--- flow/config.mk ---
export PLATFORM = sky130hd
export DESIGN_NAME = cpu18
export DESIGN_NICKNAME = cpu18
export VERILOG_FILES = /design/flow/design.v
export SDC_FILE = /design/flow/constraint.sdc
export NUM_CORES = 4
export LEC_CHECK = 0
export ABC_AREA = 1
export CAP_MARGIN = 5
export CORE_MARGIN = 2
export CORE_UTILIZATION = 72
export CTS_CLUSTER_DIAMETER = 79
export PLACE_DENSITY_LB_ADDON = 0.03
export SETUP_SLACK_MARGIN = 1.98
export SLEW_MARGIN = 20
--- flow/constraint.sdc ---
create_clock -name core_clock -period 6.99 [get_ports {clk}]
set_input_delay 1.3980 -clock core_clock [delete_from_list [all_inputs] [get_ports {clk}]]
set_output_delay 1.3980 -clock core_clock [all_outputs]
set_load 0.01 [all_outputs]
--- flow/design.v ---
module OneBitAdder (
  input A,
  input B,
  input cin,
  output sum,
  output cout
);
  assign sum = (A ^ B) ^ cin;
  assign cout = ((A ^ B) & cin) | (A & B);
endmodule
module Adder_2_bits (
  input [1:0] bit_1, bit_2,
  input c_in,
  output [1:0] s,
  output c_out
);
  wire c0;  
  OneBitAdder birler (.A(bit_1[0]), .B(bit_2[0]), .cin(c_in), .sum(s[0]), .cout(c0));
  OneBitAdder onlar (.A(bit_1[1]), .B(bit_2[1]), .cin(c0), .sum(s[1]), .cout(c_out));
endmodule
module Adder_4_bits (
  input [3:0] bit_1, bit_2,
  input c_in,
  output [3:0] s,
  output c_out
);
  wire  c0;  
  Adder_2_bits a_2_0 (.bit_1(bit_1[1:0]), .bit_2(bit_2[1:0]), .c_in(c_in), .s(s[1:0]), .c_out(c0));
  Adder_2_bits a_2_1 (.bit_1(bit_1[3:2]), .bit_2(bit_2[3:2]), .c_in(c0), .s(s[3:2]), .c_out(c_out));
endmodule
module Adder_8_bits (
  input [7:0] bit_1, bit_2,
  input c_in,
  output [7:0] s,
  output c_out
);
  wire  c0;  
  Adder_4_bits a_4_0 (.bit_1(bit_1[3:0]), .bit_2(bit_2[3:0]), .c_in(c_in), .s(s[3:0]), .c_out(c0));
  Adder_4_bits a_4_1 (.bit_1(bit_1[7:4]), .bit_2(bit_2[7:4]), .c_in(c0), .s(s[7:4]), .c_out(c_out));
endmodule
  module Adder_10_bits(
  input [9:0] bit_1,bit_2, 
  input c_in,
  output [9:0] s,
  output c_out
);
 wire  c0;  
   Adder_8_bits a_8 (.bit_1(bit_1[7:0]), .bit_2(bit_2[7:0]), .c_in(c_in), .s(s[7:0]), .c_out(c0));
   Adder_2_bits a_2 (.bit_1(bit_1[9:8]), .bit_2(bit_2[9:8]), .c_in(c0), .s(s[9:8]), .c_out(c_out));
endmodule
module Adder_16_bits (
  input [15:0] bit_1, bit_2,
  input c_in,
  output [15:0] s,
  output c_out
);
  wire  c0;  
  Adder_8_bits a_8_0 (.bit_1(bit_1[7:0]), .bit_2(bit_2[7:0]), .c_in(c_in), .s(s[7:0]), .c_out(c0));
  Adder_8_bits a_8_1 (.bit_1(bit_1[15:8]), .bit_2(bit_2[15:8]), .c_in(c0), .s(s[15:8]), .c_out(c_out));
endmodule
module Adder_18_bits (
  input [17:0] bit_1, bit_2,
  input c_in,
  output [17:0] s,
  output c_out
);
  wire  c0;  
  Adder_16_bits a_16 (.bit_1(bit_1[15:0]), .bit_2(bit_2[15:0]), .c_in(c_in), .s(s[15:0]), .c_out(c0));
  Adder_2_bits a_2 (.bit_1(bit_1[17:16]), .bit_2(bit_2[17:16]), .c_in(c0), .s(s[17:16]), .c_out(c_out));
endmodule
module ExtendValue (
  input [0:5] inp,
  output reg [0:17] out
);
  always @* begin
    out[12:17] = inp[0:5];
    if (inp[0] == 1'b0)
      out[0:11] = 12'b0;
    else
      out[0:11] = 12'hfff;
  end
endmodule
module Mux_Alu (
  input  [1:0] whichalu,
  input  [17:0] input_0, input_1, input_2, input_3,
  output reg [17:0] out
);
    always @ (input_0 or input_1 or input_2 or input_3 or whichalu)
    begin
	out=input_0;
	if(whichalu== 2'b01)
	   out=input_1;
	if(whichalu== 2'b10)
	   out=input_2;
	if(whichalu== 2'b11)
	   out=input_3;
    end
endmodule
module Mux_18bit (
  input wire select,
  input wire [17:0] input_1,  
  input wire [17:0] input_2,  
  output reg [17:0] out  
);
    always @ (select or input_1 or input_2)
    begin
        if (select == 1'b0)
            out = input_1;
        else
            out = input_2;
    end
endmodule
module aluselect (
    input wire [17:0] R1,
    input wire [17:0] R2,
    input wire [1:0] alu_op_type,
    output wire [17:0] result,
    output wire cout
);
    wire [17:0] add_result, and_result, nand_result, nor_result;
    Adder_18_bits adder (.bit_1(R1), .bit_2(R2), .c_in(1'b0), .s(add_result), .c_out(cout));
    assign and_result = R1 & R2;
    assign nand_result = ~(R1 & R2);
    assign nor_result = ~(R1 | R2);
    Mux_Alu m1 (
        .whichalu(alu_op_type),
        .input_0(add_result),
        .input_1(and_result),
        .input_2(nand_result),
        .input_3(nor_result),
        .out(result)
    );
endmodule
module Regfile (
  input [0:4] select_register, reg_1, reg_2,
  input [0:17] data,
  input clck, reset_enable, write_enable, clear,
  output reg [0:17] read_reg_1_value,
  output reg [0:17] read_reg_2_value
);
  reg [0:17] registers [0:15];  
  integer i;
  always @(posedge clck or posedge reset_enable) begin
    if (reset_enable) begin
      for (i = 0; i < 16; i = i + 1) begin
        registers[i] <= 18'b0;
      end
    end
    else if (clear) begin
      for (i = 0; i < 16; i = i + 1) begin
        registers[i] <= 18'b0;
      end
    end
    else if (write_enable) begin
      registers[select_register[1:4]] <= data;
    end
  end
  always @(posedge clck) begin
    read_reg_1_value <= registers[reg_1[1:4]];
    read_reg_2_value <= registers[reg_2[1:4]];
  end
endmodule
module ProgramCounter (
  input wire clk,
  input wire rst,
  input wire is_jump,
  input wire pc_enable,
  input wire next,
  input wire [9:0] address_input,
  output reg [9:0] current_address
);
  always @(posedge clk or posedge rst) begin
    if (rst) begin
      current_address <= 10'b0;
    end else begin
      if (is_jump) begin
        current_address <= current_address+address_input;
      end else if (pc_enable && next) begin
        current_address <= current_address + 1;
      end
    end
  end
endmodule
module cpu18 (
  input  wire        clk,
  input  wire        rst,
  output wire [9:0]  imem_addr,
  input  wire [17:0] imem_rdata,
  output wire [9:0]  dmem_addr,
  output wire [17:0] dmem_wdata,
  output wire        dmem_we,
  input  wire [17:0] dmem_rdata,
  output wire        halt
);
  localparam S_FETCH  = 2'd0;
  localparam S_DECODE = 2'd1;
  localparam S_EXEC   = 2'd2;
  localparam S_HALT   = 2'd3;
  reg  [1:0]  state;
  reg  [17:0] ir;
  reg         zf, cf;
  wire [9:0]  pc;
  wire [3:0] opcode = ir[17:14];
  wire [3:0] f_dst  = ir[13:10];
  wire [3:0] f_src1 = ir[9:6];
  wire [3:0] f_src2 = ir[3:0];
  wire [5:0] f_imm  = ir[5:0];
  wire [9:0] f_addr = ir[9:0];
  wire is_alu = (opcode[3:2] == 2'b00);           
  wire is_imm = (opcode[3:1] == 3'b010);          
  wire is_ld  = (opcode == 4'b0110);
  wire is_st  = (opcode == 4'b0111);
  wire is_cmp = (opcode == 4'b1000);
  wire is_jmp = (opcode >= 4'b1001) && (opcode <= 4'b1110);
  wire is_rst = (opcode == 4'b1111);
  reg taken;
  always @* begin
    case (opcode)
      4'b1001: taken = 1'b1;           
      4'b1010: taken = zf;             
      4'b1011: taken = ~zf & ~cf;      
      4'b1100: taken = cf;             
      4'b1101: taken = ~cf;            
      4'b1110: taken = cf | zf;        
      default: taken = 1'b0;
    endcase
  end
  wire exec = (state == S_EXEC);
  wire [17:0] rv1, rv2, wb_data;
  wire [3:0]  rsel1 = is_st ? f_dst : f_src1;
  Regfile regs (
    .select_register({1'b0, f_dst}),
    .reg_1({1'b0, rsel1}),
    .reg_2({1'b0, f_src2}),
    .data(wb_data),
    .clck(clk),
    .reset_enable(rst),
    .write_enable(exec & (is_alu | is_imm | is_ld)),
    .clear(exec & is_rst),
    .read_reg_1_value(rv1),
    .read_reg_2_value(rv2)
  );
  wire [17:0] imm_ext, alu_b, alu_y;
  wire        alu_cout;
  ExtendValue ext (.inp(f_imm), .out(imm_ext));
  Mux_18bit   opb (.select(is_imm), .input_1(rv2), .input_2(imm_ext), .out(alu_b));
  aluselect   alu (.R1(rv1), .R2(alu_b), .alu_op_type(opcode[1:0]), .result(alu_y), .cout(alu_cout));
  Mux_18bit   wbm (.select(is_ld), .input_1(alu_y), .input_2(dmem_rdata), .out(wb_data));
  wire do_jump = exec & is_jmp & taken;
  ProgramCounter pcr (
    .clk(clk),
    .rst(rst),
    .is_jump(do_jump),
    .pc_enable(exec),
    .next(1'b1),
    .address_input(f_addr),
    .current_address(pc)
  );
  always @(posedge clk or posedge rst) begin
    if (rst) begin
      state <= S_FETCH;
      ir    <= 18'b0;
      zf    <= 1'b0;
      cf    <= 1'b0;
    end else begin
      case (state)
        S_FETCH: begin
          ir    <= imem_rdata;
          state <= S_DECODE;
        end
        S_DECODE: state <= S_EXEC;
        S_EXEC: begin
          if (is_cmp) begin
            zf <= (rv1 == rv2);
            cf <= (rv1 < rv2);
          end else if (is_rst) begin
            zf <= 1'b0;
            cf <= 1'b0;
          end
          if (do_jump && f_addr == 10'd0)
            state <= S_HALT;
          else
            state <= S_FETCH;
        end
        default: state <= S_HALT;
      endcase
    end
  end
  assign imem_addr  = pc;
  assign dmem_addr  = f_addr;
  assign dmem_wdata = rv1;
  assign dmem_we    = exec & is_st;
  assign halt       = (state == S_HALT);
endmodule
--- flow/run.sh ---
#!/bin/bash
# the make line also repeats each setting of config.mk as NAME=value (left out here)
make -C /OpenROAD-flow-scripts/flow DESIGN_CONFIG=/design/flow/config.mk WORK_HOME=/design/flow/orfs CLKGATE_MAP_FILE= finish
==> results of run 1 <==
## area by class of cell
class | count | share of cell area
sequential | 358 | 0.382
multi-input combinational | 1934 | 0.436
timing repair buffer | 162 | 0.0670
clock inverter | 12 | 0.00942
clock buffer | 57 | 0.0480
tap | 378 | 0.0206
antenna | 4 | 0.000436
inverter | 219 | 0.0360
## routing by layer
metal,track usage,wire length (um),up-vias
li1,-,-,8881
met1,0.609,24600,9314
met2,0.681,28700,1658
met3,0.180,11000,439
met4,0.275,4550,8
met5,0,55,-
## per-stage QoR
stage | TNS (ns) | util | power [W] | hold slack [ns] | setup slack (ns)
floorplan | -25.08 | - | 0.00214 | 0.331 | -0.632
global placement | -28.61 | 0.767 | 0.00217 | 0.332 | -0.686
detailed placement | -36.20 | 0.767 | 0.00217 | 0.335 | -0.820
CTS | -35.53 | 0.823 | 0.00429 | 0.347 | -0.804
global route | -48.81 | 0.829 | 0.00437 | 0.352 | -1.01
finish | -35.01 | 0.829 | 0.00429 | 0.343 | -0.800
## what timing repair did
| action | in CTS | in global routing |
|---|---|---|
| setup endpoints to repair | 160 | 161 |
| buffers inserted | 2 | 4 |
| gates cloned | 3 | 2 |
| pin swaps | 9 | 7 |
| gates resized | 88 | 29 |
==> flow_metrics.tcl, run 1 <==
# flow metrics
set metrics [dict create \
    vias 20300 \
    nets 2831 \
    warning_count 66 \
    slowest_stage "fa_2" \
    crit_start "ir[17]$_DFFE_PP0P_" \
    top_cells_by_area "dfrtp_1, nand2_1, o21ai_0" \
    cts_htree_levels 2 \
    vias_per_cell 6.50 \
    first_pass_iters 14 \
    so_faults "negative setup slack" \
    seqCellArea_um2 8780 \
    rows 61 \
    cp_common_cell "fa_2" \
    maxSlewViolCount 0 \
    ant_nets 0 \
    min_to "state[1]$_DFF_PP0_" \
    power_density_nw_per_um2 187 \
    route.detailed.drc 0 \
    synth_area_um2 20200 \
    gp_congestion 0.929 \
    power.leakage_nw 11.5 \
    min_path_cells 0 \
    yosysSeqAreaShare 0.434 \
    endpoint "regs.registers[13][0]$_DFFE_PP0P_" \
    hold_start "state[2]$_DFF_PP0_" \
    pwr-share-clk 0.504 \
    grt_pass1_vias 19200 \
    ys_sh_simple 0.284 \
    drt_iter0_drc 3359 \
    critical-path-max-stage-delay_ns 0.41 \
    seq_power_w 0.00207 \
    dp_cells 3039 \
    numPortBuffers 77 \
    clkLatencyLatePin_ns 0.54 \
    top_power_group "clock" \
    numCtsBuffers 38 \
    synthCells 2696 \
    chip_area_um2 29500 \
    p_comb_frac 0.014 \
    syn_to_final_growth_pct 13.5 \
    grt_pass1_wl_mm 105 \
    startpoint_type "register" \
    overflow 0 \
    critPathKind "register to register" \
    slew_headroom 0.291 \
    fin_area_um2 23000 \
    r2r_end "regs.registers[13][0]$_DFFE_PP0P_" \
    power_switching_w 0.000889 \
    switching_share 0.207 \
    yosysTopAreaCellShare 0.397 \
    fp.dieW_um 172 \
    powerClk_w 0.00216 \
    async_reset_ff_frac 0.899 \
    path_buffers 5 \
    logic_area_um2 10000 \
    grt_max_degree 138 \
    root_buffer "clkbuf_16" \
    fin_cells 3124 \
    crit_cells 32 \
    combinationalPower_w 0.0000617 \
    setup-violations-final 64 \
    synth-compound-area-share 0.138 \
    fmax_mhz 128 \
    synth-edff-count 0 \
    peakVddDrop_v 0.000225 \
    fin_crit_sh 1.11 \
    clk_pin_slew_ns 0.06 \
    fin_ws_ns -0.800 \
    mux_area_frac 0 \
    required_ns 7.35 \
    clock_sinks 358 \
    crit_family "adder cells" \
    drt-total-wl_mm 69.0 \
    floorplan.core_util 0.731 \
    ys_ff 358 \
    dp_hpwl_mm 39.0 \
    hold_buffers 0 \
    r2r_slack_ns -0.80 \
    cts_tree "yes" \
    synthFlopType "dfrtp_1" \
    ys_sh_adder 0.0558 \
    r2r-start "ir[17]$_DFFE_PP0P_" \
    arrival_ns 8.15 \
    ys_chip_area_um2 20200 \
    max-cap-violations 0 \
    ys_cells 2696 \
    yosys_warnings 7 \
    yosys.area.top_type "dfrtp_1" \
    reg2reg_depth 32 \
    pwr-share-seq 0.482 \
    xor_share 0.00130 \
    placed_area_um2 21200 \
    hp-class "register to register" \
    floorplan.nets 2814 \
    crit_path_max_fanout 16 \
    fillCellCount 1754 \
    rsz0062_at_grt "yes" \
    ys_types 41 \
    tightest_slew_ns 1.06 \
    p_int_w 0.00340 \
    synthTopCellsByCount "nand2_1, o21ai_0, nand3_1" \
    syn_avg_cell_area_um2 7.51 \
    grt.total_usage 0.473 \
    fin_skew_ns 0.0144 \
    wl_per_cell_um 22.1 \
    crit_path_end_kind "register" \
    cts_buffer_depth 3 \
    die_y_um 172 \
    num_io_pins 78 \
    period_minus_slack_ns 7.79 \
    core_um2 27700 \
    hold_viol_final 0 \
    synth_top_cell_by_count "nand2_1" \
    antenna_found_initial 8 \
    status "finished with violations" \
    top_logic_kind "simple AND/OR/NAND/NOR gates" \
]
==> run 2, diff against run 1 <==
Settings changed: CTS_CLUSTER_SIZE set to 15, PLACE_DENSITY_LB_ADDON 0.03 to not set, SETUP_SLACK_MARGIN 1.98 to not set.
Clock period 6.99 ns to 6.09 ns, I/O delays scaled along.
==> run 2 against run 1 <==
Against the previous run:
- the layout still fails its checks (negative setup slack)
- area after synthesis unchanged
- combinational power up 17%
- fmax down 0.33%
- cell count down 0.13%
- largest cell class unchanged
==> flow_metrics.tcl, run 2 <==
# flow metrics
set metrics [dict create \
    vias_per_cell 6.54 \
    pwr-share-clk 0.413 \
    rows 61 \
    xor_share 0.00130 \
    crit_family "adder cells" \
    tightest_slew_ns 1.20 \
    synth-edff-count 0 \
    setup-violations-final 99 \
    so_faults "negative setup slack" \
    status "finished with violations" \
    ys_chip_area_um2 20200 \
    floorplan.core_util 0.731 \
    synth_top_cell_by_count "nand2_1" \
    power_density_nw_per_um2 184 \
    p_comb_frac 0.017 \
    grt.total_usage 0.475 \
    die_y_um 172 \
    root_buffer "clkbuf_16" \
    powerClk_w 0.00172 \
    min_path_cells 0 \
    maxSlewViolCount 0 \
    mux_area_frac 0 \
    dp_hpwl_mm 41.1 \
    yosysTopAreaCellShare 0.397 \
    placed_area_um2 21400 \
    ys_cells 2696 \
    synthCells 2696 \
    chip_area_um2 29500 \
    critical-path-max-stage-delay_ns 0.42 \
    cp_common_cell "fa_2" \
    critPathKind "register to register" \
    top_power_group "sequential cells" \
    max-cap-violations 0 \
    yosys_warnings 7 \
    fin_tns_setup_ns -114.32 \
    ant_nets 0 \
    pre_cts_ws_ns -1.71 \
    arrival_ns 8.26 \
    pwr-share-seq 0.570 \
    hold_start "state[2]$_DFF_PP0_" \
    nets 2837 \
    grt_pass1_vias 19300 \
    peakVddDrop_v 0.000285 \
    num_io_pins 78 \
    synth_area_um2 20200 \
    first_pass_iters 9 \
    rsz0062_at_grt "yes" \
    slew_headroom 0.200 \
    cts_tree "yes" \
    min_to "state[1]$_DFF_PP0_" \
    r2r_slack_ns -1.73 \
    ys_sh_simple 0.284 \
    fp.dieW_um 172 \
    seq_power_w 0.00237 \
    path_buffers 5 \
    period_minus_slack_ns 7.82 \
    numPortBuffers 77 \
    fin_crit_sh 1.28 \
    floorplan.nets 2814 \
    syn_to_final_growth_pct 11.9 \
    crit_path_max_fanout 8 \
    synthFlopType "dfrtp_1" \
    syn_avg_cell_area_um2 7.51 \
    fin_skew_ns 0.0262 \
    hold_buffers 0 \
    fin_ws_ns -1.73 \
    overflow 0 \
    async_reset_ff_frac 0.899 \
    synth-compound-area-share 0.138 \
    clk_pin_slew_ns 0.08 \
    crit_cells 32 \
    crit_start "ir[17]$_DFFE_PP0P_" \
    cts_buffer_depth 3 \
    power.leakage_nw 11.3 \
    vias 20400 \
    antenna_found_initial 5 \
    numCtsBuffers 27 \
    r2r-start "ir[17]$_DFFE_PP0P_" \
    wl_per_cell_um 22.3 \
    switching_share 0.220 \
    clkLatencyLatePin_ns 0.59 \
    fmax_mhz 128 \
    reg2reg_depth 32 \
    p_int_w 0.00325 \
    endpoint "regs.registers[0][0]$_DFFE_PP0P_" \
    yosysSeqAreaShare 0.434 \
    yosys.area.top_type "dfrtp_1" \
    gp_congestion 0.933 \
    grt_max_degree 192 \
    cts_htree_levels 1 \
    drt_iter0_drc 3316 \
    ys_sh_adder 0.0558 \
    crit_path_end_kind "register" \
    required_ns 6.54 \
    synthTopCellsByCount "nand2_1, o21ai_0, nand3_1" \
    route.detailed.drc 0 \
    top_cells_by_area "dfrtp_1, nand2_1, o21ai_0" \
    top_logic_kind "simple AND/OR/NAND/NOR gates" \
    slowest_stage "dfrtp_2" \
    startpoint_type "register" \
    ys_types 41 \
    ys_ff 358 \
    grt_pass1_wl_mm 106 \
    drt-total-wl_mm 69.5 \
    hold_viol_final 0 \
    warning_count 68 \
    fin_area_um2 22700 \
    core_um2 27700 \
    clock_sinks 358 \
    r2r_end "regs.registers[0][0]$_DFFE_PP0P_" \
    hp-class "register to register" \
    combinationalPower_w 0.0000720 \
    power_switching_w 0.000914 \
]
## run 2: area by class of cell
type	count	area, um2
Antenna cell	2	5.00
Clock buffer	49	768
Clock inverter	1	20.0
Fill cell	1864	5050
Inverter	219	828
Multi-Input combinational cell	1934	10100
Sequential cell	358	8780
Tap cell	378	473
Timing Repair Buffer	179	1700
## run 2: timing repair
item / 4_1_cts / 5_1_grt
resized: 118 / 24
pin swaps: 3 / 1
endpoints found under the setup margin: 104 / 124
buffers inserted: 4 / 0
cloned: 3 / 0
## run 2: through the flow
stage	util	total power (W)	hold slack [ns]	instances
2_1_floorplan	-	0.00245	0.331	2696
3_3_place_gp	0.773	0.00249	0.334	3059
3_5_place_dp	0.773	0.00249	0.337	3059
4_1_cts	0.813	0.00416	0.349	3116
5_1_grt	0.818	0.00424	0.374	3118
6_report	0.818	0.00416	0.354	3120
## run 2: per-layer routing
metal | up-vias | track usage | share of wire
li1 | 8895 | - | -
met1 | 9387 | 0.599 | 0.35
met2 | 1676 | 0.689 | 0.42
met3 | 454 | 0.198 | 0.17
met4 | 6 | 0.271 | 0.067
met5 | - | 0 | 0.00059
==> run 3, diff against run 2 <==
Settings changed: CTS_CLUSTER_DIAMETER 79 to 360, CTS_CLUSTER_SIZE 15 to not set, HOLD_SLACK_MARGIN set to -0.08, PLACE_DENSITY set to 0.64, SETUP_SLACK_MARGIN set to -0.38.
Clock period 6.09 ns to 5.35 ns, I/O delays scaled along.
==> run 3 against run 2 <==
Against the previous run:
- still fails the layout checks on negative setup slack
- sequential power up 14%
- clock power up 63%
- combinational power up 15%
- area after synthesis unchanged
- worst setup slack worse by 0.74 ns
- global-route usage up 0.076 points
- power up 34%
- cell count up 0.64%
- core utilization up 2.0 points
- count of clock-buffer cells in the layout up 16
- first-iteration DRC count down 2.3%
- critical path depth down 1
==> flow_metrics.tcl, run 3 <==
# flow metrics
set metrics [dict create \
    synthFlopType "dfrtp_1" \
    fin_ws_ns -2.47 \
    fillCellCount 1779 \
    r2r_slack_ns -2.47 \
    ys_sh_simple 0.284 \
    first_pass_iters 9 \
    required_ns 5.72 \
    rows 61 \
    vias_per_cell 6.66 \
    fmax_mhz 128 \
    cts_buffer_depth 3 \
    yosysSeqAreaShare 0.434 \
    yosysTopAreaCellShare 0.397 \
    power_density_nw_per_um2 241 \
    synth-compound-area-share 0.138 \
    top_layer "met5" \
    fin_crit_sh 1.46 \
    synthCells 2696 \
    dp_hpwl_mm 41.5 \
    critical-path-max-stage-delay_ns 0.42 \
    ys_chip_area_um2 20200 \
    vias 20900 \
    peakVddDrop_v 0.000364 \
    clk_pin_slew_ns 0.06 \
    grt_pass1_vias 19400 \
    root_buffer "clkbuf_16" \
    clkLatencyLatePin_ns 0.55 \
    rsz0062_at_grt "yes" \
    fin_area_um2 23200 \
    so_faults "negative setup slack" \
    endpoint "regs.registers[9][0]$_DFFE_PP0P_" \
    crit_cells 31 \
    synth_top_cell_by_count "nand2_1" \
    route.detailed.drc 0 \
    ant_nets 0 \
    switching_share 0.209 \
    crit_path_max_fanout 8 \
    power.leakage_nw 11.6 \
    startpoint_type "register" \
    path_buffers 4 \
    setup-violations-final 144 \
    seq_power_w 0.00270 \
    ys_sh_adder 0.0558 \
    grt_max_degree 102 \
    drt_iter0_drc 3241 \
    p_int_w 0.00442 \
    nets 2848 \
    cp_common_cell "fa_2" \
    ys_ff 358 \
    powerClk_w 0.00280 \
    async_reset_ff_frac 0.899 \
    warning_count 68 \
    met3_length_mm 11.7 \
    yosys_warnings 7 \
    status "finished with violations" \
    pwr-share-seq 0.484 \
    dr_wl_met2_mm 29.3 \
    slowest_stage "dfrtp_2" \
    r2r_end "regs.registers[9][0]$_DFFE_PP0P_" \
    chip_area_um2 29500 \
    fin_skew_ns 0.0230 \
    crit_path_end_kind "register" \
    mux_area_frac 0 \
    slew_headroom 0.0999 \
    floorplan.nets 2814 \
    synth-edff-count 0 \
    p_comb_frac 0.015 \
    grt_pass1_wl_mm 106 \
    top_power_group "clock" \
    overflow 0 \
    critPathKind "register to register" \
    antenna_found_initial 6 \
    gp_congestion 0.942 \
    max-cap-violations 0 \
    reg2reg_depth 31 \
    num_io_pins 78 \
    combinationalPower_w 0.0000826 \
    xor_share 0.00130 \
    top_logic_kind "simple AND/OR/NAND/NOR gates" \
    syn_avg_cell_area_um2 7.51 \
    ys_cells 2696 \
    core_um2 27700 \
    synthTopCellsByCount "nand2_1, o21ai_0, nand3_1" \
    syn_to_final_growth_pct 14.7 \
    hp-class "register to register" \
    fp.dieW_um 172 \
    yosys.area.top_type "dfrtp_1" \
    clock_sinks 358 \
    cts_tree "yes" \
    die_y_um 172 \
    wl_per_cell_um 22.5 \
    crit_start "ir[17]$_DFFE_PP0P_" \
    top_cells_by_area "dfrtp_1, nand2_1, o21ai_0" \
    hold_start "state[2]$_DFF_PP0_" \
    pre_cts_ws_ns -2.48 \
    numCtsBuffers 39 \
    min_to "state[1]$_DFF_PP0_" \
    maxSlewViolCount 0 \
    r2r-start "ir[17]$_DFFE_PP0P_" \
    pwr-share-clk 0.501 \
    drt-met1-wl_mm 24.5 \
    crit_family "adder cells" \
    drt-total-wl_mm 70.5 \
    arrival_ns 8.19 \
    floorplan.core_util 0.731 \
    power_switching_w 0.00117 \
    ys_types 41 \
    hold_viol_final 0 \
    period_minus_slack_ns 7.82 \
    synth_area_um2 20200 \
    grt.total_usage 0.476 \
    min_path_cells 0 \
    tightest_slew_ns 1.35 \
    numPortBuffers 77 \
    cts_htree_levels 2 \
    placed_area_um2 21500 \
]
run 3: per-layer routing:
metal	global-route usage	vias to the layer above
li1	-	8938
met1	0.606	9636
met2	0.683	1819
met3	0.187	524
met4	0.290	8
met5	0	-
run 3: what timing repair did:
| item | 4_1_cts | 5_1_grt |
|---|---|---|
| gates resized | 110 | 48 |
| pin swaps | 2 | 6 |
| gates cloned | 3 | 0 |
| setup endpoints to repair | 128 | 130 |
| hold buffers | 0 | 0 |
| setup buffers | 3 | 2 |
run 3: area by class of cell:
| type | instances | area (um2) | area share |
|---|---|---|---|
| inverter | 219 | 831 | 0.0358 |
| multi-input combinational | 1935 | 10100 | 0.436 |
| timing repair buffer | 177 | 1670 | 0.0720 |
| clock buffer | 65 | 1220 | 0.0524 |
| antenna | 2 | 5.00 | 0.000216 |
| tap | 378 | 473 | 0.0204 |
| clock inverter | 6 | 105 | 0.00453 |
| sequential | 358 | 8780 | 0.378 |
run 3: per-stage QoR:
stage	setup TNS [ns]	util	power (W)	hold slack [ns]	instances
finish	-204.34	0.838	0.00559	0.348	3140
global route	-229.56	0.838	0.00569	0.367	3138
CTS	-199.36	0.832	0.00557	0.351	3136
detailed placement	-204.87	0.776	0.00284	0.339	3060
global placement	-188.30	0.775	0.00284	0.335	3059
floorplan	-189.61	-	0.00279	0.331	2696
==> run 4, diff against run 3 <==
Settings changed: CAP_MARGIN 5 to 0, CTS_CLUSTER_DIAMETER 360 to 25, CTS_CLUSTER_SIZE set to 68, HOLD_SLACK_MARGIN -0.08 to not set, PLACE_DENSITY 0.64 to not set, PLACE_DENSITY_LB_ADDON set to 0.12, SETUP_SLACK_MARGIN -0.38 to 0.43, SLEW_MARGIN 20 to 40.
Clock period 5.35 ns to 2.22 ns, I/O delays scaled along.
==> run 4 against run 3 <==
Against the previous run:
- the run now fails in global routing
- synthesized cell count unchanged
- area after synthesis is the same
- die size is the same
==> flow_metrics.tcl, run 4 <==
# yosys + openroad results
set metrics [dict create \
    floorplan.nets 2814 \
    synth-edff-count 0 \
    synth-compound-area-share 0.138 \
    floorplan.core_util 0.731 \
    yosys_warnings 7 \
    mux_area_frac 0 \
    root_buffer "clkbuf_16" \
    ys_chip_area_um2 20200 \
    yosys.area.top_type "dfrtp_1" \
    yosysSeqAreaShare 0.434 \
    ys_sh_adder 0.0558 \
    ys_ff 358 \
    top_cells_by_area "dfrtp_1, nand2_1, o21ai_0" \
    die_y_um 172 \
    synth_area_um2 20200 \
    chip_area_um2 29500 \
    numPortBuffers 77 \
    overflow 562 \
    ys_types 41 \
    rows 61 \
    first-error "[ERROR GRT-0116] Global routing finished with congestion. Check the congestion regions in the DRC Viewer." \
    ys_sh_simple 0.284 \
    synth_top_cell_by_count "nand2_1" \
    cts_buffer_depth 3 \
    clock_sinks 358 \
    xor_share 0.00130 \
    pre_cts_ws_ns -5.67 \
    top_logic_kind "simple AND/OR/NAND/NOR gates" \
    yosysTopAreaCellShare 0.397 \
    synthTopCellsByCount "nand2_1, o21ai_0, nand3_1" \
    dp_hpwl_mm 47.8 \
    grt.total_usage 0.924 \
    gp_congestion 0.986 \
    synthFlopType "dfrtp_1" \
    hold_buffers 0 \
    status "stopped before the end" \
    syn_avg_cell_area_um2 7.51 \
    fp.dieW_um 172 \
    cts_htree_levels 3 \
    synthCells 2696 \
    core_um2 27700 \
    dp_cells 3222 \
    num_io_pins 78 \
    stop_stage "global routing" \
    async_reset_ff_frac 0.899 \
    ys_cells 2696 \
    numCtsBuffers 92 \
]
-- run 4: per-layer routing --
layer,overflow,global-route usage
met1,41,0.898
met2,294,1.03
met3,46,0.837
met4,177,0.972
met5,4,0.643
-- run 4: through the flow --
step | util | cell area, um2 | power [W]
3_5_place_dp | 0.837 | 23200 | 0.00685
4_1_cts | 0.973 | 26900 | 0.0213
2_1_floorplan | - | 20400 | 0.00673
3_3_place_gp | 0.837 | 23200 | 0.00685
-- run 4: what timing repair did --
item	4_1_cts
gates cloned	2
pin swaps	9
resized	149
buffers inserted	4
hold endpoints to repair	0
endpoints found under the setup margin	377
==> run 5, diff against run 4 <==
Settings changed: CAP_MARGIN 0 to 20, CORE_UTILIZATION 72 to 70, CTS_CLUSTER_DIAMETER 25 to not set, CTS_CLUSTER_SIZE 68 to not set, PLACE_DENSITY set to 0.78, PLACE_DENSITY_LB_ADDON 0.12 to not set, SETUP_SLACK_MARGIN 0.43 to not set, SLEW_MARGIN 40 to 20.
Clock period 2.22 ns to 4.96 ns, I/O delays scaled along.
==> run 5 against run 4 <==
Against the previous run:
- now fails the layout checks on negative setup slack
- synthesized cell count did not move
- area after synthesis unchanged
- die size rose by 2.8%
==> flow_metrics.tcl, run 5 <==
# flow metrics
set metrics [dict create \
    status "finished with violations" \
    so_faults "negative setup slack" \
    drt_iter0_drc 2963 \
    maxSlewViolCount 0 \
    power.leakage_nw 11.7 \
    synthTopCellsByCount "nand2_1, o21ai_0, nand3_1" \
    pwr-share-seq 0.485 \
    r2r_slack_ns -2.80 \
    synthFlopType "dfrtp_1" \
    fp.dieW_um 174 \
    switching_share 0.215 \
    root_buffer "clkbuf_16" \
    p_comb_frac 0.015 \
    p_int_w 0.00472 \
    syn_to_final_growth_pct 16.2 \
    r2r-start "ir[17]$_DFFE_PP0P_" \
    crit_cells 28 \
    slew_headroom 0.289 \
    num_io_pins 78 \
    yosys.area.top_type "dfrtp_1" \
    route.detailed.drc 0 \
    startpoint_type "register" \
    gp_congestion 0.915 \
    r2r_end "regs.registers[12][1]$_DFFE_PP0P_" \
    synth-edff-count 0 \
    numCtsBuffers 37 \
    combinationalPower_w 0.0000894 \
    fmax_mhz 129 \
    min_path_cells 0 \
    power_density_nw_per_um2 255 \
    clkLatencyLatePin_ns 0.55 \
    chip_area_um2 30300 \
    clock_sinks 358 \
    die_y_um 174 \
    fin_crit_sh 1.56 \
    utilization 0.822 \
    pre_cts_ws_ns -2.88 \
    period_minus_slack_ns 7.76 \
    ys_chip_area_um2 20200 \
    yosysTopAreaCellShare 0.397 \
    top_logic_kind "simple AND/OR/NAND/NOR gates" \
    seq_power_w 0.00292 \
    ys_sh_adder 0.0558 \
    grt_max_degree 114 \
    crit_family "adder cells" \
    antenna_found_initial 6 \
    core_um2 28600 \
    setup-violations-final 160 \
    drt-total-wl_mm 71.9 \
    floorplan.core_util 0.707 \
    synthCells 2696 \
    cts_buffer_depth 3 \
    min_to "state[1]$_DFF_PP0_" \
    hp-class "register to register" \
    ys_types 41 \
    grt.total_usage 0.473 \
    cts_tree "yes" \
    crit_path_end_kind "register" \
    critPathKind "register to register" \
    rsz0062_at_grt "yes" \
    clk_pin_slew_ns 0.07 \
    top_power_group "clock" \
    floorplan.nets 2814 \
    dp_hpwl_mm 41.6 \
    path_buffers 4 \
    yosys_warnings 7 \
    wl_per_cell_um 22.7 \
    syn_avg_cell_area_um2 7.51 \
    crit_start "ir[17]$_DFFE_PP0P_" \
    max-cap-violations 0 \
    fin_skew_ns 0.0267 \
    arrival_ns 8.22 \
    slowest_stage "fa_2" \
    mux_area_frac 0 \
    critical-path-max-stage-delay_ns 0.43 \
    rows 62 \
    endpoint "regs.registers[12][1]$_DFFE_PP0P_" \
    async_reset_ff_frac 0.899 \
    ant_nets 0 \
    xor_share 0.00130 \
    grt_pass1_wl_mm 110 \
    powerClk_w 0.00300 \
    numPortBuffers 77 \
    vias_per_cell 6.56 \
    grt_pass1_vias 20000 \
    warning_count 68 \
    ys_cells 2696 \
    fin_ws_ns -2.80 \
    synth_area_um2 20200 \
    ys_ff 358 \
    tightest_slew_ns 1.06 \
    yosysSeqAreaShare 0.434 \
    hold_viol_final 0 \
    peakVddDrop_v 0.000342 \
    cts_htree_levels 2 \
    cp_common_cell "fa_2" \
    required_ns 5.42 \
    hold_start "state[2]$_DFF_PP0_" \
    nets 2865 \
    reg2reg_depth 28 \
    power_switching_w 0.00129 \
    synth_top_cell_by_count "nand2_1" \
    pwr-share-clk 0.500 \
    top_cells_by_area "dfrtp_1, nand2_1, o21ai_0" \
    crit_path_max_fanout 16 \
    vias 20700 \
    overflow 0 \
    first_pass_iters 6 \
    ys_sh_simple 0.284 \
    synth-compound-area-share 0.138 \
]
## run 5: what timing repair did
action / in CTS / in global routing
pin swaps: 9 / 7
resized: 101 / 83
endpoints found under the setup margin: 160 / 160
setup buffers: 4 / 6
gates cloned: 3 / 1
hold buffers: 0 / 0
## run 5: final cells by class
type	instances	area [um2]
clock buffer	50	1130
sequential	358	8780
tap	384	480
antenna	2	5.00
clock inverter	18	203
multi-input combinational	1935	10200
fill	1864	5110
timing repair buffer	196	1860
inverter	219	828
## run 5: per-layer routing
layer | up-vias | track usage | part of all wire
met5 | - | 0 | 0.00092
met4 | 8 | 0.263 | 0.065
met3 | 428 | 0.173 | 0.16
met2 | 1654 | 0.697 | 0.43
met1 | 9666 | 0.609 | 0.35
li1 | 8975 | - | -
## run 5: metrics by stage
step,cell area [um2],total power (W),setup TNS (ns),hold slack (ns),instances
after CTS,23200,0.00600,-254.40,0.349,3153
after floorplan,20400,0.00301,-346.22,0.331,2696
after detailed placement,21600,0.00306,-266.58,0.335,3078
final,23500,0.00601,-260.65,0.348,3162
after global routing,23500,0.00612,-286.93,0.353,3161
after global placement,21500,0.00306,-249.56,0.333,3077
==> run 6, diff against run 5 <==
Settings changed: ABC_AREA 1 to not set, CELL_PAD_IN_SITES_GLOBAL_PLACEMENT set to 3, CORE_ASPECT_RATIO set to 1.54, CORE_UTILIZATION 70 to 39, CTS_CLUSTER_SIZE set to 11, GPL_TIMING_DRIVEN set to 0, MAX_ROUTING_LAYER set to met4, MIN_ROUTING_LAYER set to met1, PLACE_DENSITY 0.78 to not set, PLACE_DENSITY_LB_ADDON set to 0.09, SETUP_SLACK_MARGIN set to 2.71, SLEW_MARGIN 20 to 30.
Clock period 4.96 ns to 9.4 ns, I/O delays scaled along.
==> run 6 against run 5 <==
Against the previous run:
- the run now finishes clean
- count of clock-buffer cells in the layout increased by 8
- sequential power decreased by 46%
- critical path type unchanged
- largest cell class unchanged
- clock power decreased by 49%
- final area increased by 9.8%
- register-to-register slack improved by 3.4 ns
- first-iteration DRC count decreased by 35%
- fmax decreased by 12%
- worst hold slack improved by 0.0086 ns
- global-route usage decreased by 8.2 points
- non-clock buffer count increased by 110
- synthesized cell count decreased by 28%
==> flow_metrics.tcl, run 6 <==
# flow metrics
set metrics [dict create \
    root_buffer "clkbuf_16" \
    crit_start "ir[15]$_DFFE_PP0P_" \
    p_int_w 0.00247 \
    mux_area_frac 0.202 \
    arrival_ns 9.30 \
    async_reset_ff_frac 0.899 \
    synthFlopType "dfrtp_1" \
    xor_share 0.00205 \
    syn_to_final_growth_pct 20.9 \
    rsz0062_at_grt "yes" \
    cp_common_cell "fa_2" \
    period_minus_slack_ns 8.79 \
    ys_sh_adder 0.0529 \
    gp_congestion 1.02 \
    power.leakage_nw 11.2 \
    ys_sh_simple 0.0903 \
    crit_family "adder cells" \
    yosysSeqAreaShare 0.411 \
    hold_buffers 0 \
    dp_hpwl_mm 78.7 \
    die_y_um 294 \
    synth-compound-area-share 0.181 \
    wl_per_cell_um 37.7 \
    reg2reg_depth 31 \
    antenna_found_initial 9 \
    ant_nets 0 \
    ys_ff 358 \
    chip_area_um2 56700 \
    critical-path-max-stage-delay_ns 0.42 \
    synthCells 1942 \
    cts_htree_levels 2 \
    grt_pass1_wl_mm 148 \
    powerClk_w 0.00154 \
    fp.dieW_um 193 \
    warning_count 63 \
    ys_types 85 \
    path_buffers 7 \
    grt.total_usage 0.391 \
    r2r_slack_ns 0.61 \
    ys_cells 1942 \
    first_pass_iters 8 \
    status "no timing/DRC/antenna violations" \
    seqCellArea_um2 8780 \
    power_density_nw_per_um2 124 \
    overflow 0 \
    drt-total-wl_mm 107 \
    hold_start "state[2]$_DFF_PP0_" \
    cts_buffer_depth 3 \
    crit_cells 31 \
    clkLatencyLatePin_ns 0.58 \
    fmax_mhz 114 \
    numPortBuffers 77 \
    combinationalPower_w 0.0000824 \
    numCtsBuffers 40 \
    vias 18700 \
    yosys.area.top_type "dfrtp_1" \
    min_to "state[1]$_DFF_PP0_" \
    logic_area_um2 12000 \
    yosysTopAreaCellShare 0.376 \
    route.detailed.drc 0 \
    drt_iter0_drc 1940 \
    synthTopCellsByCount "dfrtp_1, mux2_2, a22oi_1" \
    critPathKind "register to register" \
    endpoint "regs.registers[8][1]$_DFFE_PP0P_" \
    cts_tree "yes" \
    clk_pin_slew_ns 0.06 \
    min_path_cells 0 \
    top_cells_by_area "dfrtp_1, mux2_2, a22oi_1" \
    r2r-start "ir[15]$_DFFE_PP0P_" \
    max-cap-violations 0 \
    required_ns 9.91 \
    core_um2 54200 \
    peakVddDrop_v 0.000143 \
    r2r_end "regs.registers[8][1]$_DFFE_PP0P_" \
    tightest_slew_ns 1.19 \
    hp-class "register to register" \
    slew_headroom 0.191 \
    startpoint_type "register" \
    yosys_warnings 7 \
    setup-violations-final 0 \
    placed_area_um2 23900 \
    top_power_group "sequential cells" \
    slowest_stage "fa_2" \
    pwr-share-seq 0.492 \
    fin_skew_ns 0.0398 \
    utilization 0.476 \
    fin_crit_sh 0.935 \
    switching_share 0.228 \
    syn_avg_cell_area_um2 11.0 \
    grt_max_degree 33 \
    seq_power_w 0.00157 \
    num_io_pins 78 \
    top_logic_kind "multiplexers" \
    nets 2232 \
    maxSlewViolCount 0 \
    fin_area_um2 25800 \
    ys_chip_area_um2 21400 \
    fillCellCount 5190 \
    synth_area_um2 21400 \
    fin_tns_setup_ns 0 \
    hold_viol_final 0 \
    power_switching_w 0.000729 \
    crit_path_end_kind "register" \
    floorplan.core_util 0.394 \
    crit_path_max_fanout 6 \
    vias_per_cell 6.56 \
    floorplan.nets 2060 \
    whs_ns 0.357 \
    clock_sinks 358 \
    pwr-share-clk 0.482 \
    p_comb_frac 0.026 \
    rows 106 \
    synth_top_cell_by_count "dfrtp_1" \
    synth-edff-count 0 \
    grt_pass1_vias 18900 \
]
-- run 6: repair_timing --
item	CTS	global route
endpoints found under the setup margin	170	153
buffers inserted	16	6
resized	58	45
pin swaps	7	11
gates cloned	4	2
-- run 6: routing by layer --
layer,GRT usage,wire (um),vias up
met5,-,0,-
li1,-,-,7572
met4,0.285,9580,0
met2,0.625,50800,1119
met3,0.0700,8000,462
met1,0.436,39100,9509
-- run 6: through the flow --
stage                     std cells  total power (W)  setup WS, ns
after floorplan                1942          0.00164         0.932
after global placement         2721          0.00167        -0.511
after detailed placement       2746          0.00169        -0.368
after CTS                      2829          0.00321         0.542
after global routing           2843          0.00328         0.451
final                          2846          0.00320         0.609
-- run 6: final cells by class --
| cell class | count | share of cell area |
|---|---|---|
| well taps | 702 | 0.0340 |
| diodes | 9 | 0.000873 |
| clock inverters | 5 | 0.00223 |
| flip-flops and latches | 358 | 0.340 |
| inverters | 71 | 0.0105 |
| plain buffers | 176 | 0.0462 |
| clock buffers | 58 | 0.0446 |
| multi-input cells | 1337 | 0.463 |
| repair buffers | 130 | 0.0579 |
==> run 7, diff against run 6 <==
Settings changed: CAP_MARGIN 20 to 10, CELL_PAD_IN_SITES_DETAIL_PLACEMENT set to 1, CELL_PAD_IN_SITES_GLOBAL_PLACEMENT 3 to 2, CORE_ASPECT_RATIO 1.54 to not set, CORE_MARGIN 2 to 3, CORE_UTILIZATION 39 to 55, CTS_CLUSTER_SIZE 11 to not set, GPL_ROUTABILITY_DRIVEN set to 0, GPL_TIMING_DRIVEN 0 to 1, HOLD_SLACK_MARGIN set to -0.02, MIN_ROUTING_LAYER met1 to met2, PLACE_DENSITY_LB_ADDON 0.09 to not set, SETUP_SLACK_MARGIN 2.71 to not set, SLEW_MARGIN 30 to 20, TNS_END_PERCENT set to 80.
Clock period 9.4 ns to 5.17 ns, I/O delays scaled along.
==> run 7 against run 6 <==
Against the previous run:
- the run now fails in global routing
- synthesized cell count stayed put
- die size is 27% lower
- area after synthesis stayed put
==> flow_metrics.tcl, run 7 <==
# yosys + openroad results
set metrics [dict create \
    synth_area_um2 21400 \
    floorplan.nets 2060 \
    chip_area_um2 41200 \
    die_y_um 203 \
    rows 71 \
    mux_area_frac 0.202 \
    status "stopped before the end" \
    clock_sinks 358 \
    synthFlopType "dfrtp_1" \
    floorplan.core_util 0.563 \
    cts_htree_levels 2 \
    ys_ff 358 \
    synth_top_cell_by_count "dfrtp_1" \
    yosys.area.top_type "dfrtp_1" \
    ys_chip_area_um2 21400 \
    ys_sh_adder 0.0529 \
    core_um2 37900 \
    yosys_warnings 7 \
    yosysTopAreaCellShare 0.376 \
    dp_cells 2472 \
    stop_stage "global routing" \
    top_cells_by_area "dfrtp_1, mux2_2, a22oi_1" \
    dp_hpwl_mm 58.5 \
    num_io_pins 78 \
    top_logic_kind "multiplexers" \
    syn_avg_cell_area_um2 11.0 \
    hold_buffers 0 \
    pre_cts_ws_ns -3.11 \
    ys_cells 1942 \
    synthTopCellsByCount "dfrtp_1, mux2_2, a22oi_1" \
    numCtsBuffers 40 \
    cts_buffer_depth 3 \
    yosysSeqAreaShare 0.411 \
    ys_sh_simple 0.0903 \
    first-error "[ERROR GRT-0116] Global routing finished with congestion. Check the congestion regions in the DRC Viewer." \
    synth-compound-area-share 0.181 \
    xor_share 0.00205 \
    fp.dieW_um 203 \
    synth-edff-count 0 \
    ys_types 85 \
    async_reset_ff_frac 0.899 \
    overflow 20 \
    root_buffer "clkbuf_16" \
    synthCells 1942 \
    numPortBuffers 77 \
    grt.total_usage 0.776 \
]
## run 7: per-layer routing
layer  global-route usage  overflow
met5                    -         -
met2                0.819         1
met4                0.587         1
met1                    -         -
met3                0.842        18
## run 7: repair_timing
item,4_1_cts
pin swaps,11
resized,20
setup buffers,6
setup endpoints to repair,176
gates cloned,2
## run 7: stage by stage
stage | cell area (um2) | hold slack, ns
after detailed placement | 23100 | 0.336
after global placement | 23100 | 0.332
after floorplan | 21600 | 0.331
after CTS | 24600 | 0.344
==> run 8, diff against run 7 <==
Settings changed: ABC_AREA set to 1, CAP_MARGIN 10 to 5, CELL_PAD_IN_SITES_DETAIL_PLACEMENT 1 to not set, CELL_PAD_IN_SITES_GLOBAL_PLACEMENT 2 to not set, CORE_ASPECT_RATIO set to 0.5, CORE_MARGIN 3 to 2, CORE_UTILIZATION 55 to 72, CTS_CLUSTER_DIAMETER set to 25, GPL_ROUTABILITY_DRIVEN 0 to not set, GPL_TIMING_DRIVEN 1 to not set, HOLD_SLACK_MARGIN -0.02 to not set, MAX_ROUTING_LAYER met4 to not set, MIN_ROUTING_LAYER met2 to not set, PLACE_DENSITY set to 0.72, SETUP_SLACK_MARGIN set to 1.47, TNS_END_PERCENT 80 to not set.
Clock period 5.17 ns to 4.96 ns, I/O delays scaled along.
==> run 8 against run 7 <==
Against the previous run:
- now fails the layout checks on negative setup slack
- die size shrank 28%
- area after synthesis down 5.2%
- synthesized cell count grew 39%
==> flow_metrics.tcl, run 8 <==
# flow metrics
set metrics [dict create \
    ys_cells 2696 \
    synth_area_um2 20200 \
    wl_per_cell_um 24.1 \
    critical-path-max-stage-delay_ns 0.41 \
    powerClk_w 0.00409 \
    dp_hpwl_mm 43.9 \
    cp_common_cell "fa_2" \
    clock_sinks 358 \
    drt-total-wl_mm 77.1 \
    antenna_cells 0 \
    crit_family "adder cells" \
    antenna_found_initial 0 \
    clk_pin_slew_ns 0.06 \
    crit_path_max_fanout 8 \
    floorplan.nets 2814 \
    gp_congestion 0.959 \
    required_ns 5.40 \
    ys_sh_adder 0.0558 \
    hold_start "state[2]$_DFF_PP0_" \
    r2r-start "ir[17]$_DFFE_PP0P_" \
    placed_area_um2 21600 \
    cts_tree "yes" \
    synthCells 2696 \
    grt_pass1_vias 19700 \
    vias 21400 \
    crit_start "ir[17]$_DFFE_PP0P_" \
    path_buffers 4 \
    floorplan.core_util 0.732 \
    power_density_nw_per_um2 293 \
    syn_avg_cell_area_um2 7.51 \
    numCtsBuffers 56 \
    endpoint "regs.registers[0][0]$_DFFE_PP0P_" \
    cts_htree_levels 2 \
    crit_path_end_kind "register" \
    peakVddDrop_v 0.000452 \
    async_reset_ff_frac 0.899 \
    synthTopCellsByCount "nand2_1, o21ai_0, nand3_1" \
    slowest_stage "dfrtp_2" \
    period_minus_slack_ns 7.71 \
    synth_top_cell_by_count "nand2_1" \
    top_logic_kind "simple AND/OR/NAND/NOR gates" \
    reg2reg_depth 31 \
    crit_cells 31 \
    arrival_ns 8.16 \
    r2r_slack_ns -2.75 \
    hold_buffers 0 \
    fin_crit_sh 1.56 \
    min_to "state[1]$_DFF_PP0_" \
    power_switching_w 0.00161 \
    seq_power_w 0.00292 \
    ys_sh_simple 0.284 \
    yosysSeqAreaShare 0.434 \
    route.detailed.drc 0 \
    fin_skew_ns 0.0405 \
    chip_area_um2 29500 \
    synth-edff-count 0 \
    clkLatencyLatePin_ns 0.61 \
    overflow 0 \
    vias_per_cell 6.68 \
    rows 43 \
    fin_ws_ns -2.75 \
    p_int_w 0.00549 \
    die_y_um 123 \
    startpoint_type "register" \
    combinationalPower_w 0.0000919 \
    root_buffer "clkbuf_16" \
    drt_iter0_drc 4001 \
    top_power_group "clock" \
    fin_area_um2 24200 \
    r2r_end "regs.registers[0][0]$_DFFE_PP0P_" \
    synth-compound-area-share 0.138 \
    status "finished with violations" \
    ys_ff 358 \
    hp-class "register to register" \
    hold_viol_final 0 \
    pwr-share-clk 0.576 \
    pwr-share-seq 0.411 \
    critPathKind "register to register" \
    setup-violations-final 159 \
    power.leakage_nw 12.0 \
    xor_share 0.00130 \
    synthFlopType "dfrtp_1" \
    total_power_w 0.00710 \
    p_comb_frac 0.013 \
    ys_chip_area_um2 20200 \
    syn_to_final_growth_pct 19.7 \
    yosys.area.top_type "dfrtp_1" \
    first_pass_iters 9 \
    core_um2 27700 \
    switching_share 0.227 \
    fp.dieW_um 241 \
    grt.total_usage 0.513 \
    yosysTopAreaCellShare 0.397 \
    ant_nets 0 \
    top_cells_by_area "dfrtp_1, nand2_1, o21ai_0" \
    nets 2891 \
    grt_pass1_wl_mm 112 \
    slew_headroom 0.129 \
    min_path_cells 0 \
    rsz0062_at_grt "yes" \
    fmax_mhz 130 \
    warning_count 67 \
    cts_buffer_depth 3 \
    whs_ns 0.381 \
    max-cap-violations 0 \
    yosys_warnings 7 \
    so_faults "negative setup slack" \
    mux_area_frac 0 \
    tightest_slew_ns 1.31 \
    num_io_pins 78 \
    maxSlewViolCount 0 \
    numPortBuffers 77 \
    grt_max_degree 103 \
    ys_types 41 \
]
-- run 8: per-stage QoR --
step | utilization | instances | setup WS (ns) | TNS [ns]
floorplan | - | 2696 | -2.66 | -346.69
global placement | 0.782 | 3081 | -2.63 | -234.71
detailed placement | 0.782 | 3081 | -2.72 | -245.81
CTS | 0.864 | 3190 | -2.76 | -239.46
global route | 0.876 | 3200 | -2.92 | -276.99
finish | 0.876 | 3200 | -2.75 | -251.07
-- run 8: repair_timing --
item / CTS / global route
pin swaps: 13 / 4
resized: 118 / 77
gates cloned: 4 / 3
buffers inserted: 2 / 7
setup endpoints to repair: 231 / 237
-- run 8: layout make-up --
| cell class | instances | area, um2 |
|---|---|---|
| inverters | 219 | 832 |
| clock inverters | 36 | 449 |
| fillers | 1531 | 3430 |
| repair buffers | 203 | 1980 |
| well taps | 382 | 478 |
| flip-flops and latches | 358 | 8780 |
| clock buffers | 67 | 1490 |
| multi-input cells | 1935 | 10200 |
-- run 8: routing by layer --
layer	GRT usage	share of wire	up-vias
met1	0.648	0.34	9799
met5	0.0337	0.0038	-
met4	0.264	0.058	8
met3	0.288	0.20	507
met2	0.698	0.39	2005
li1	-	-	9045
==> run 9, diff against run 8 <==
Settings changed: CAP_MARGIN 5 to 40, CORE_ASPECT_RATIO 0.5 to not set, CTS_CLUSTER_DIAMETER 25 to 79, CTS_CLUSTER_SIZE set to 15, PLACE_DENSITY 0.72 to not set, SETUP_SLACK_MARGIN 1.47 to not set.
Clock period 4.96 ns to 6.99 ns, I/O delays scaled along.
==> run 9 against run 8 <==
Against the previous run:
- still fails the layout checks on negative setup slack
- die size fell by 0.28%
- register-to-register slack improved by 2.1 ns
- power fell by 49%
- count of clock-buffer cells in the layout decreased by 19
- wire length is 9.5% lower
- synthesized cell count did not move
- fmax rose by 1.2%
- critical path type unchanged
==> flow_metrics.tcl, run 9 <==
# flow metrics
set metrics [dict create \
    synth-edff-count 0 \
    pwr-share-seq 0.570 \
    syn_to_final_growth_pct 12.1 \
    period_minus_slack_ns 7.62 \
    crit_cells 28 \
    rsz0062_at_grt "yes" \
    power.leakage_nw 11.3 \
    slowest_stage "fa_2" \
    arrival_ns 8.13 \
    crit_family "adder cells" \
    antenna_found_initial 2 \
    num_io_pins 78 \
    yosys_warnings 7 \
    yosysTopAreaCellShare 0.397 \
    gp_congestion 0.936 \
    cts_htree_levels 1 \
    synthFlopType "dfrtp_1" \
    chip_area_um2 29500 \
    yosysSeqAreaShare 0.434 \
    root_buffer "clkbuf_16" \
    peakVddDrop_v 0.000194 \
    xor_share 0.00130 \
    crit_path_max_fanout 8 \
    combinationalPower_w 0.0000662 \
    drt_iter0_drc 3087 \
    numCtsBuffers 27 \
    power_switching_w 0.000806 \
    numPortBuffers 77 \
    fin_crit_sh 1.09 \
    power_density_nw_per_um2 160 \
    switching_share 0.222 \
    ys_ff 358 \
    grt.total_usage 0.476 \
    r2r-start "ir[17]$_DFFE_PP0P_" \
    hold_buffers 0 \
    route.detailed.drc 0 \
    reg2reg_depth 28 \
    startpoint_type "register" \
    cp_common_cell "fa_2" \
    grt_max_degree 182 \
    slew_headroom 0.261 \
    yosys.area.top_type "dfrtp_1" \
    dr_wl_met2_mm 29.1 \
    ant_nets 0 \
    dp_hpwl_mm 41.5 \
    fillCellCount 1871 \
    clkLatencyLatePin_ns 0.59 \
    cts_buffer_depth 3 \
    synthCells 2696 \
    ys_sh_adder 0.0558 \
    p_int_w 0.00282 \
    drt-met1-wl_mm 24.5 \
    nets 2829 \
    min_path_cells 0 \
    pre_cts_ws_ns -0.751 \
    pwr-share-clk 0.412 \
    fmax_mhz 131 \
    hp-class "register to register" \
    rows 61 \
    synth-compound-area-share 0.138 \
    fin_ws_ns -0.631 \
    fin_skew_ns 0.0228 \
    critPathKind "register to register" \
    floorplan.core_util 0.731 \
    async_reset_ff_frac 0.899 \
    total_power_w 0.00363 \
    ys_types 41 \
    r2r_slack_ns -0.63 \
    mux_area_frac 0 \
    so_faults "negative setup slack" \
    hold_start "state[2]$_DFF_PP0_" \
    floorplan.nets 2814 \
    min_to "state[1]$_DFF_PP0_" \
    endpoint "regs.registers[14][1]$_DFFE_PP0P_" \
    fin_area_um2 22700 \
    status "finished with violations" \
    die_y_um 172 \
    fin_tns_setup_ns -25.34 \
    overflow 0 \
    p_comb_frac 0.018 \
    cts_tree "yes" \
    grt_pass1_vias 19200 \
    hold_viol_final 0 \
    crit_path_end_kind "register" \
    maxSlewViolCount 0 \
    ys_sh_simple 0.284 \
    tightest_slew_ns 1.11 \
    critical-path-max-stage-delay_ns 0.44 \
    first_pass_iters 7 \
    vias 20400 \
    top_cells_by_area "dfrtp_1, nand2_1, o21ai_0" \
    synth_area_um2 20200 \
    powerClk_w 0.00150 \
    path_buffers 4 \
    synth_top_cell_by_count "nand2_1" \
    fp.dieW_um 172 \
    vias_per_cell 6.57 \
    met3_length_mm 10.9 \
    placed_area_um2 21400 \
    top_logic_kind "simple AND/OR/NAND/NOR gates" \
    synthTopCellsByCount "nand2_1, o21ai_0, nand3_1" \
    setup-violations-final 64 \
    max-cap-violations 0 \
    top_power_group "sequential cells" \
    clk_pin_slew_ns 0.08 \
    drt-total-wl_mm 69.8 \
    core_um2 27700 \
    syn_avg_cell_area_um2 7.51 \
    grt_pass1_wl_mm 106 \
    crit_start "ir[17]$_DFFE_PP0P_" \
    clock_sinks 358 \
    warning_count 68 \
    r2r_end "regs.registers[14][1]$_DFFE_PP0P_" \
    wl_per_cell_um 22.4 \
    ys_chip_area_um2 20200 \
    ys_cells 2696 \
    seq_power_w 0.00207 \
    top_layer "met4" \
    required_ns 7.49 \
]
run 9: cell type report:
type	instances	area, um2	share of cell area
multi-input cells	1934	10000	0.441
clock inverters	1	20.0	0.000882
repair buffers	171	1810	0.0798
well taps	378	473	0.0208
clock buffers	48	754	0.0333
inverters	219	828	0.0365
flip-flops and latches	358	8780	0.387
diodes	3	7.51	0.000331
run 9: through the flow:
stage	utilization	hold slack [ns]	instances
global route	0.819	0.377	3109
floorplan	-	0.331	2696
detailed placement	0.773	0.354	3045
CTS	0.810	0.370	3099
finish	0.819	0.368	3112
global placement	0.764	0.335	3031
run 9: metal layers:
metal  vias to the layer above  GRT usage
li1                       8875          -
met1                      9403      0.609
met2                      1733      0.706
met3                       437      0.148
met4                         0      0.300
met5                         -          0
run 9: repair_timing:
action,4_1_cts,5_1_grt
resized,68,19
gates cloned,3,0
buffers inserted,2,2
setup endpoints to repair,64,64
pin swaps,11,8
==> run 10, diff against run 9 <==
Settings changed: CAP_MARGIN 40 to 20, CTS_CLUSTER_DIAMETER 79 to 363, CTS_CLUSTER_SIZE 15 to not set, PLACE_DENSITY set to 0.65, SETUP_SLACK_MARGIN set to -0.44.
Clock period 6.99 ns to 6.49 ns, I/O delays scaled along.
==> run 10 against run 9 <==
Against the previous run:
- the layout still fails its checks (negative setup slack)
- non-clock buffer count fell by 10
- fmax fell by 2.3%
- area after synthesis did not move
- sequential share of layout area fell by 0.21 points
- synthesized cell count did not move
- largest cell class unchanged
- wire length rose by 1.0%
- highest routed layer is now met5
- power rose by 25%
- largest power group is now clock
==> flow_metrics.tcl, run 10 <==
# flow metrics
set metrics [dict create \
    overflow 0 \
    async_reset_ff_frac 0.899 \
    fin_crit_sh 1.20 \
    cp_common_cell "fa_2" \
    ys_sh_adder 0.0558 \
    antenna_found_initial 7 \
    tightest_slew_ns 1.10 \
    peakVddDrop_v 0.000265 \
    rsz0062_at_grt "yes" \
    num_io_pins 78 \
    power_density_nw_per_um2 199 \
    p_int_w 0.00356 \
    p_comb_frac 0.015 \
    xor_share 0.00130 \
    r2r_slack_ns -1.31 \
    so_faults "negative setup slack" \
    synth-compound-area-share 0.138 \
    fin_skew_ns 0.0255 \
    ys_ff 358 \
    powerClk_w 0.00224 \
    crit_family "adder cells" \
    maxSlewViolCount 0 \
    root_buffer "clkbuf_16" \
    critPathKind "register to register" \
    fin_tns_setup_ns -70.63 \
    required_ns 6.89 \
    wl_per_cell_um 22.6 \
    vias_per_cell 6.57 \
    synth-edff-count 0 \
    slowest_stage "dfrtp_2" \
    synth_top_cell_by_count "nand2_1" \
    yosysTopAreaCellShare 0.397 \
    crit_path_max_fanout 8 \
    top_cells_by_area "dfrtp_1, nand2_1, o21ai_0" \
    cts_htree_levels 2 \
    startpoint_type "register" \
    slew_headroom 0.262 \
    status "finished with violations" \
    ant_nets 0 \
    hold_start "state[2]$_DFF_PP0_" \
    min_to "state[1]$_DFF_PP0_" \
    ys_types 41 \
    seq_power_w 0.00223 \
    clock_sinks 358 \
    syn_avg_cell_area_um2 7.51 \
    synthCells 2696 \
    hold_buffers 0 \
    fmax_mhz 128 \
    grt_pass1_wl_mm 107 \
    chip_area_um2 29500 \
    mux_area_frac 0 \
    ys_chip_area_um2 20200 \
    combinationalPower_w 0.0000674 \
    pwr-share-clk 0.494 \
    drt-total-wl_mm 70.5 \
    fp.dieW_um 172 \
    ys_cells 2696 \
    top_logic_kind "simple AND/OR/NAND/NOR gates" \
    fin_area_um2 22800 \
    power.leakage_nw 11.4 \
    r2r_end "regs.registers[5][0]$_DFFE_PP0P_" \
    hp-class "register to register" \
    die_y_um 172 \
    r2r-start "ir[17]$_DFFE_PP0P_" \
    synth_area_um2 20200 \
    switching_share 0.215 \
    cts_buffer_depth 3 \
    grt_max_degree 117 \
    yosys.area.top_type "dfrtp_1" \
    path_buffers 4 \
    period_minus_slack_ns 7.80 \
    yosysSeqAreaShare 0.434 \
    route.detailed.drc 0 \
    setup-violations-final 80 \
    top_power_group "clock" \
    floorplan.core_util 0.731 \
    ys_sh_simple 0.284 \
    yosys_warnings 7 \
    cts_tree "yes" \
    min_path_cells 0 \
    warning_count 68 \
    synthFlopType "dfrtp_1" \
    numCtsBuffers 38 \
    hold_viol_final 0 \
    crit_path_end_kind "register" \
    max-cap-violations 0 \
    crit_cells 31 \
    pwr-share-seq 0.491 \
    first_pass_iters 9 \
    grt.total_usage 0.480 \
    synthTopCellsByCount "nand2_1, o21ai_0, nand3_1" \
    power_switching_w 0.000977 \
    critical-path-max-stage-delay_ns 0.41 \
    nets 2831 \
    grt_pass1_vias 19400 \
    vias 20500 \
    gp_congestion 0.927 \
    core_um2 27700 \
    clkLatencyLatePin_ns 0.56 \
    drt_iter0_drc 3107 \
    rows 61 \
    clk_pin_slew_ns 0.06 \
    utilization 0.823 \
    floorplan.nets 2814 \
    placed_area_um2 21200 \
    arrival_ns 8.20 \
    dp_hpwl_mm 40.8 \
    reg2reg_depth 31 \
    syn_to_final_growth_pct 12.7 \
    crit_start "ir[17]$_DFFE_PP0P_" \
    fin_ws_ns -1.31 \
    numPortBuffers 77 \
    endpoint "regs.registers[5][0]$_DFFE_PP0P_" \
]
run 10: layout make-up:
class | instances | area [um2]
multi-input combinational | 1935 | 9970
sequential | 358 | 8780
fill | 1869 | 4900
timing repair buffer | 161 | 1460
clock buffer | 55 | 1100
inverter | 219 | 831
tap | 378 | 473
clock inverter | 14 | 179
antenna | 3 | 7.51
run 10: stage by stage:
| step | std cells | power, W | worst slack, ns | hold slack [ns] |
|---|---|---|---|---|
| after detailed placement | 3040 | 0.00234 | -1.29 | 0.345 |
| after global placement | 3040 | 0.00234 | -1.16 | 0.334 |
| after CTS | 3115 | 0.00453 | -1.28 | 0.359 |
| after floorplan | 2696 | 0.00230 | -1.13 | 0.331 |
| final | 3123 | 0.00454 | -1.31 | 0.359 |
| after global routing | 3120 | 0.00463 | -1.51 | 0.366 |
run 10: what timing repair did:
item,CTS,global route
pin swaps,4,8
gates cloned,2,0
buffers inserted,5,3
resized,51,30
setup endpoints to repair,64,80
run 10: layer usage:
metal / routed length, um / vias to the layer above / global-route usage
met5: 45 / - / 0
li1: - / 8880 / -
met4: 5530 / 8 / 0.314
met3: 11700 / 469 / 0.169
met1: 24000 / 9471 / 0.604
met2: 29200 / 1690 / 0.703
Power and IR drop assume default switching activity.
